==> 04-14: inputs <==
## Top_FFT
module Top_FFT #(
    parameter   INTEGER_SIZE = 4,
                FRACT_SIZE = 14,
                NFFT = 64
) (
    input       wire                                             clk, rst,
    input       wire                                             start_FFT,
    input       wire    signed  [INTEGER_SIZE+FRACT_SIZE-1:0]    serial_in_r, serial_in_i,
    output      wire    signed  [INTEGER_SIZE+FRACT_SIZE-1:0]    serial_out_r, serial_out_i,
    output      wire                                             end_FFT, data_valid_FFT
);
localparam DATA_WIDTH = INTEGER_SIZE+FRACT_SIZE ;
wire    [$clog2(NFFT)-1:0]        start_stages;
wire    [DATA_WIDTH-1:0]        stage2_in_r, stage2_in_i;
wire    [DATA_WIDTH-1:0]        stage3_in_r, stage3_in_i;
wire    [DATA_WIDTH-1:0]        stage4_in_r, stage4_in_i;
wire    [DATA_WIDTH-1:0]        stage5_in_r, stage5_in_i;
wire    [DATA_WIDTH-1:0]        stage6_in_r, stage6_in_i;
wire    [DATA_WIDTH-1:0]        stage7_in_r, stage7_in_i;
FFT_1st_stage #(.INTEGER_SIZE(INTEGER_SIZE), .FRACT_SIZE(FRACT_SIZE), .STAGE_NO(1), .NFFT(NFFT)) ST1 (
    .clk(clk),
    .rst(rst),
    .start_conv(start_stages[0]),
    .serial_in_r(serial_in_r),
    .serial_in_i(serial_in_i),
    .serial_out_r(stage2_in_r),
    .serial_out_i(stage2_in_i)
);
FFT_2nd_stage #(.INTEGER_SIZE(INTEGER_SIZE), .FRACT_SIZE(FRACT_SIZE), .STAGE_NO(2), .NFFT(NFFT)) ST2 (
    .clk(clk),
    .rst(rst),
    .start_conv(start_stages[1]),
    .serial_in_r(stage2_in_r),
    .serial_in_i(stage2_in_i),
    .serial_out_r(stage3_in_r),
    .serial_out_i(stage3_in_i)
);
FFT_3rd_stage #(.INTEGER_SIZE(INTEGER_SIZE), .FRACT_SIZE(FRACT_SIZE), .STAGE_NO(3), .NFFT(NFFT)) ST3 (
    .clk(clk),
    .rst(rst),
    .start_conv(start_stages[2]),
    .serial_in_r(stage3_in_r),
    .serial_in_i(stage3_in_i),
    .serial_out_r(stage4_in_r),
    .serial_out_i(stage4_in_i)
);
  ...
export LEC_CHECK = 0
export ABC_AREA = 1
export CAP_MARGIN = 5
export CORE_ASPECT_RATIO = 0.5
export CORE_MARGIN = 2
export CORE_UTILIZATION = 70
export CTS_CLUSTER_DIAMETER = 72
export CTS_CLUSTER_SIZE = 54
export GPL_ROUTABILITY_DRIVEN = 1
export SETUP_SLACK_MARGIN = 1.59
export SLEW_MARGIN = 20
export TNS_END_PERCENT = 75
create_clock -name core_clock -period 5.96 [get_ports {clk}]
run.sh (not shown) runs the stock make flow with config.mk's settings and CLKGATE_MAP_FILE=.
==> inputs of 08-28, as changes to 04-14 <==
Settings changed: ABC_AREA 1 to default, CAP_MARGIN 5 to 20, CORE_ASPECT_RATIO 0.5 to default, CORE_UTILIZATION 70 to 15, CTS_CLUSTER_DIAMETER 72 to default, CTS_CLUSTER_SIZE 54 to default, GPL_ROUTABILITY_DRIVEN 1 to default, PLACE_DENSITY from default to 0.6, SETUP_SLACK_MARGIN 1.59 to default, TNS_END_PERCENT 75 to default.
==> flow/constraint.sdc (replaced) <==
create_clock -name core_clock -period 10.7 [get_ports {clk}]
set_input_delay 2.1400 -clock core_clock [delete_from_list [all_inputs] [get_ports {clk}]]
set_output_delay 2.1400 -clock core_clock [all_outputs]
set_load 0.01 [all_outputs]
==> inputs of 11-24, as changes to 04-14 <==
Settings changed: ABC_AREA 1 to default, CAP_MARGIN 5 to 20, CORE_ASPECT_RATIO 0.5 to default, CORE_UTILIZATION 70 to 40, CTS_CLUSTER_DIAMETER 72 to default, CTS_CLUSTER_SIZE 54 to default, GPL_ROUTABILITY_DRIVEN 1 to default, PLACE_DENSITY from default to 0.6, SETUP_SLACK_MARGIN 1.59 to default, TNS_END_PERCENT 75 to default.
==> flow/constraint.sdc (replaced) <==
create_clock -name core_clock -period 12.0 [get_ports {clk}]
set_input_delay 2.4000 -clock core_clock [delete_from_list [all_inputs] [get_ports {clk}]]
set_output_delay 2.4000 -clock core_clock [all_outputs]
set_load 0.01 [all_outputs]
==> run notes <==
Implementation status.

- The flow ran to the end and the layout has no timing, DRC or antenna violations.
- The horizontal extent of the die is 721.0 µm.
- The chip area in the Yosys report is 0.2056 mm².
- In the post-synthesis netlist, the biggest area contributors are sky130_fd_sc_hd__dfrtp_1, sky130_fd_sc_hd__fa_1, sky130_fd_sc_hd__ha_1.
- The number of gates given a new drive strength after cts is 0.
- Per Yosys stat, the portion of area used by sequential elements is 0.4098.
- The synthesized netlist was found by Yosys to have 17810 cells.
- met3 track demand over resource after global routing is 0.02105.
- The number of rows created at floorplan is 263.
- The post-placement cell area is 0.2147 mm².
- The HPWL reported at the end of detailed placement is 341000 µm.
- The area of the core is 0.5127 mm².
(the above is from 11-24)
==> run notes <==
Implementation status.

- The flow ran to the end and the layout has no timing, DRC or antenna violations.
- Post-CTS repair changed the size of 0 cells.
- The chip area in the Yosys report is 0.2056 mm².
- Once placement finished, the instance area stood at 0.2289 mm².
- The share of the Yosys chip area taken by registers is 0.4098.
- Detailed placement finished with a half-perimeter wire length of 319600 µm.
- The horizontal extent of the die is 1175 µm.
- The area of the core is 1.369 mm².
- The number of rows created at floorplan is 430.
(the above is from 08-28)
==> run notes <==
Physical implementation.

- The step where the flow halted is 5_1_grt.
- The horizontal extent of the die is 785.4 µm.
- The HPWL reported at the end of detailed placement is 484600 µm.
- The global routing report lists met3 layer usage as 0.2928.
- The register area share after synthesis is 0.3943.
- Post-CTS repair ended up resizing 281 cells.
- The tool reported: "[ERROR GRT-0232] Routing congestion too high. Check the congestion heatmap in the GUI".
- The run stopped with a tool error.
(the above is from 04-14)

---

==> inputs of v26 <==
Starting RTL as in the previous note.
Settings: LEC_CHECK=0, ABC_AREA=1, CAP_MARGIN=15, CELL_PAD_IN_SITES_DETAIL_PLACEMENT=2, CORE_MARGIN=2, CORE_UTILIZATION=36, CTS_CLUSTER_DIAMETER=182, CTS_CLUSTER_SIZE=15, GPL_ROUTABILITY_DRIVEN=0, GPL_TIMING_DRIVEN=0, PLACE_DENSITY_LB_ADDON=0.08, SETUP_SLACK_MARGIN=-0.31, SLEW_MARGIN=20, TNS_END_PERCENT=70; clock period 8.4 ns.
==> v30 (differences from v26) <==
==> flow/config.mk (replaced) <==
export PLATFORM = sky130hd
export DESIGN_NAME = Top_FFT
export DESIGN_NICKNAME = Top_FFT
export VERILOG_FILES = /design/flow/design.v
export SDC_FILE = /design/flow/constraint.sdc
export NUM_CORES = 4
export LEC_CHECK = 0
export CAP_MARGIN = 20
export CORE_MARGIN = 2
export CORE_UTILIZATION = 72
export CTS_CLUSTER_DIAMETER = 227
export PLACE_DENSITY = 0.6
export SLEW_MARGIN = 20
==> flow/constraint.sdc (replaced) <==
create_clock -name core_clock -period 7.48 [get_ports {clk}]
set_input_delay 1.4960 -clock core_clock [delete_from_list [all_inputs] [get_ports {clk}]]
set_output_delay 1.4960 -clock core_clock [all_outputs]
set_load 0.01 [all_outputs]
==> results.py <==
# Physical implementation metrics
metrics = {
    "place": {
        "dpl.cell_count": 22000,
        "placedInstanceArea_mm2": 0.217,
        "dpl.hpwl_um": 369000,
    },
    "logic_synthesis": {
        "synth_xor_xnor_area_share": 0.0340,
        "netlist-cell-type-count": 90,
        "ys_top_cells_by_count": "sky130_fd_sc_hd__inv_1 (3,554), sky130_fd_sc_hd__dfrtp_1 (3,360), sky130_fd_sc_hd__fa_1 (2,350), sky130_fd_sc_hd__ha_1 (1,643), sky130_fd_sc_hd__nand2_1 (1,068)",
        "syn-mean-instance-area_um2": 11.5,
        "yosys.stat.seqShare": 0.410,
        "synth_area_in_adders": 0.329,
        "syn_area_mm2": 0.206,
        "ys_sh_aoi": 0.0539,
        "mux_area_frac": 0.0161,
        "instance_tally_after_logic_synthesis": 17800,
    },
    "floorplan": {
        "chipArea_mm2": 0.290,
        "dieHeight_um": 538,
        "die_w_um": 538,
        "num_rows": 196,
        "starting_density_of_the_core": 0.722,
    },
    "outcome": {
        "run_status": "aborted with a tool error",
        "run.stop_error": "[ERROR DPL-0033] detailed placement checks failed during check placement.",
        "last-stage-reached": "clock tree synthesis (4_1_cts)",
    },
}
-- figures above: v30

==> results.py <==
# Physical implementation metrics
metrics = {
    "timing": {
        "setup_viol_count_final": 10,
        "postLayoutSetupSlackWorst_ns": -0.112,
    },
    "logic_synthesis": {
        "synth_area_in_adders": 0.316,
        "instance_tally_after_logic_synthesis": 21200,
        "synth_xor_xnor_area_share": 0.0226,
        "syn-mean-instance-area_um2": 10.1,
        "netlist-cell-type-count": 70,
        "ys_sh_aoi": 0.0601,
        "mux_area_frac": 0.00759,
        "ys_top_cells_by_count": "sky130_fd_sc_hd__inv_1 (4,527), sky130_fd_sc_hd__dfrtp_1 (3,360), sky130_fd_sc_hd__nand2_1 (3,091), sky130_fd_sc_hd__fa_1 (2,350), sky130_fd_sc_hd__ha_1 (1,643)",
    },
    "floorplan": {
        "chipArea_mm2": 0.600,
        "dieHeight_um": 774,
        "num_rows": 283,
    },
    "outcome": {
        "so.violations": "negative setup slack",
        "run_status": "finished with violations",
    },
    "place": {
        "dpl.cell_count": 29100,
        "dpl.hpwl_um": 567000,
    },
}
-- figures above: v26


---

==> 10-18 <==
Starting RTL as in the previous note.
## Top_FFT
module Top_FFT #(
    parameter   INTEGER_SIZE = 4,
                FRACT_SIZE = 14,
                NFFT = 64
) (
    input       wire                                             clk, rst,
    input       wire                                             start_FFT,
    input       wire    signed  [INTEGER_SIZE+FRACT_SIZE-1:0]    serial_in_r, serial_in_i,
    output      wire    signed  [INTEGER_SIZE+FRACT_SIZE-1:0]    serial_out_r, serial_out_i,
    output      wire                                             end_FFT, data_valid_FFT
);
clock: 3.99 ns
lec_check: 0
abc_area: 1
cap_margin: 20
core_margin: 2
core_utilization: 72
cts_cluster_diameter: 372
cts_cluster_size: 99
place_density: 0.6
setup_slack_margin: 0.35
slew_margin: 20
==> 02-08 (differences from 10-18) <==
ABC_AREA = unset   (was 1)
CORE_UTILIZATION = 64   (was 72)
CTS_CLUSTER_DIAMETER = unset   (was 372)
CTS_CLUSTER_SIZE = unset   (was 99)
SETUP_SLACK_MARGIN = unset   (was 0.35)
==> flow/constraint.sdc (replaced) <==
create_clock -name core_clock -period 12.6 [get_ports {clk}]
set_input_delay 2.5200 -clock core_clock [delete_from_list [all_inputs] [get_ports {clk}]]
set_output_delay 2.5200 -clock core_clock [all_outputs]
set_load 0.01 [all_outputs]
==> 12-27 (differences from 10-18) <==
ABC_AREA = unset   (was 1)
CORE_UTILIZATION = 61   (was 72)
CTS_CLUSTER_DIAMETER = unset   (was 372)
CTS_CLUSTER_SIZE = unset   (was 99)
SETUP_SLACK_MARGIN = unset   (was 0.35)
==> flow/constraint.sdc (replaced) <==
create_clock -name core_clock -period 6.92 [get_ports {clk}]
set_input_delay 1.3840 -clock core_clock [delete_from_list [all_inputs] [get_ports {clk}]]
set_output_delay 1.3840 -clock core_clock [all_outputs]
set_load 0.01 [all_outputs]
==> 02-28 (differences from 10-18) <==
CTS_CLUSTER_DIAMETER = 397   (was 372)
SETUP_SLACK_MARGIN = unset   (was 0.35)
TNS_END_PERCENT = 5   (was unset)
==> flow/constraint.sdc (replaced) <==
create_clock -name core_clock -period 4.34 [get_ports {clk}]
set_input_delay 0.8680 -clock core_clock [delete_from_list [all_inputs] [get_ports {clk}]]
set_output_delay 0.8680 -clock core_clock [all_outputs]
set_load 0.01 [all_outputs]
==> impl_metrics.toml <==
# yosys + openroad results
[status]
status = "stopped before the end"
firstError = "[ERROR DPL-0033] detailed placement checks failed during check placement."
failed_stage = "clock tree synthesis (4_1_cts)"

[synth]
synth.cellmix.compoundShare = 0.0601

[floorplanning]
fp_util = 0.722
[end of results for 10-18]
==> impl_metrics.toml <==
# yosys + openroad results
[status]
status = "stopped before the end"
failed_stage = "global routing (5_1_grt)"
firstError = "[ERROR GRT-0232] Routing congestion too high. Check the congestion heatmap in the GUI."

[floorplanning]
fp_util = 0.722
[end of results for 02-28]
==> impl_metrics.toml <==
# synthesis and place-and-route metrics
[status]
status = "finished with violations"
so_faults = "setup timing"

[synth]
top_cell = "inv_1"
synth.cellmix.compoundShare = 0.0539

[timing]
setup_viol = 70
worst_slack_ns = -1.10
[end of results for 12-27]
==> impl_metrics.toml <==
# synthesis and place-and-route metrics
[status]
status = "complete, no violations"

[synth]
synth_top_area_share = 0.409
synth.cellmix.compoundShare = 0.0539

[final_layout]
area_growth_pct = 8.39

[floorplanning]
fp_util = 0.642
[end of results for 02-08]
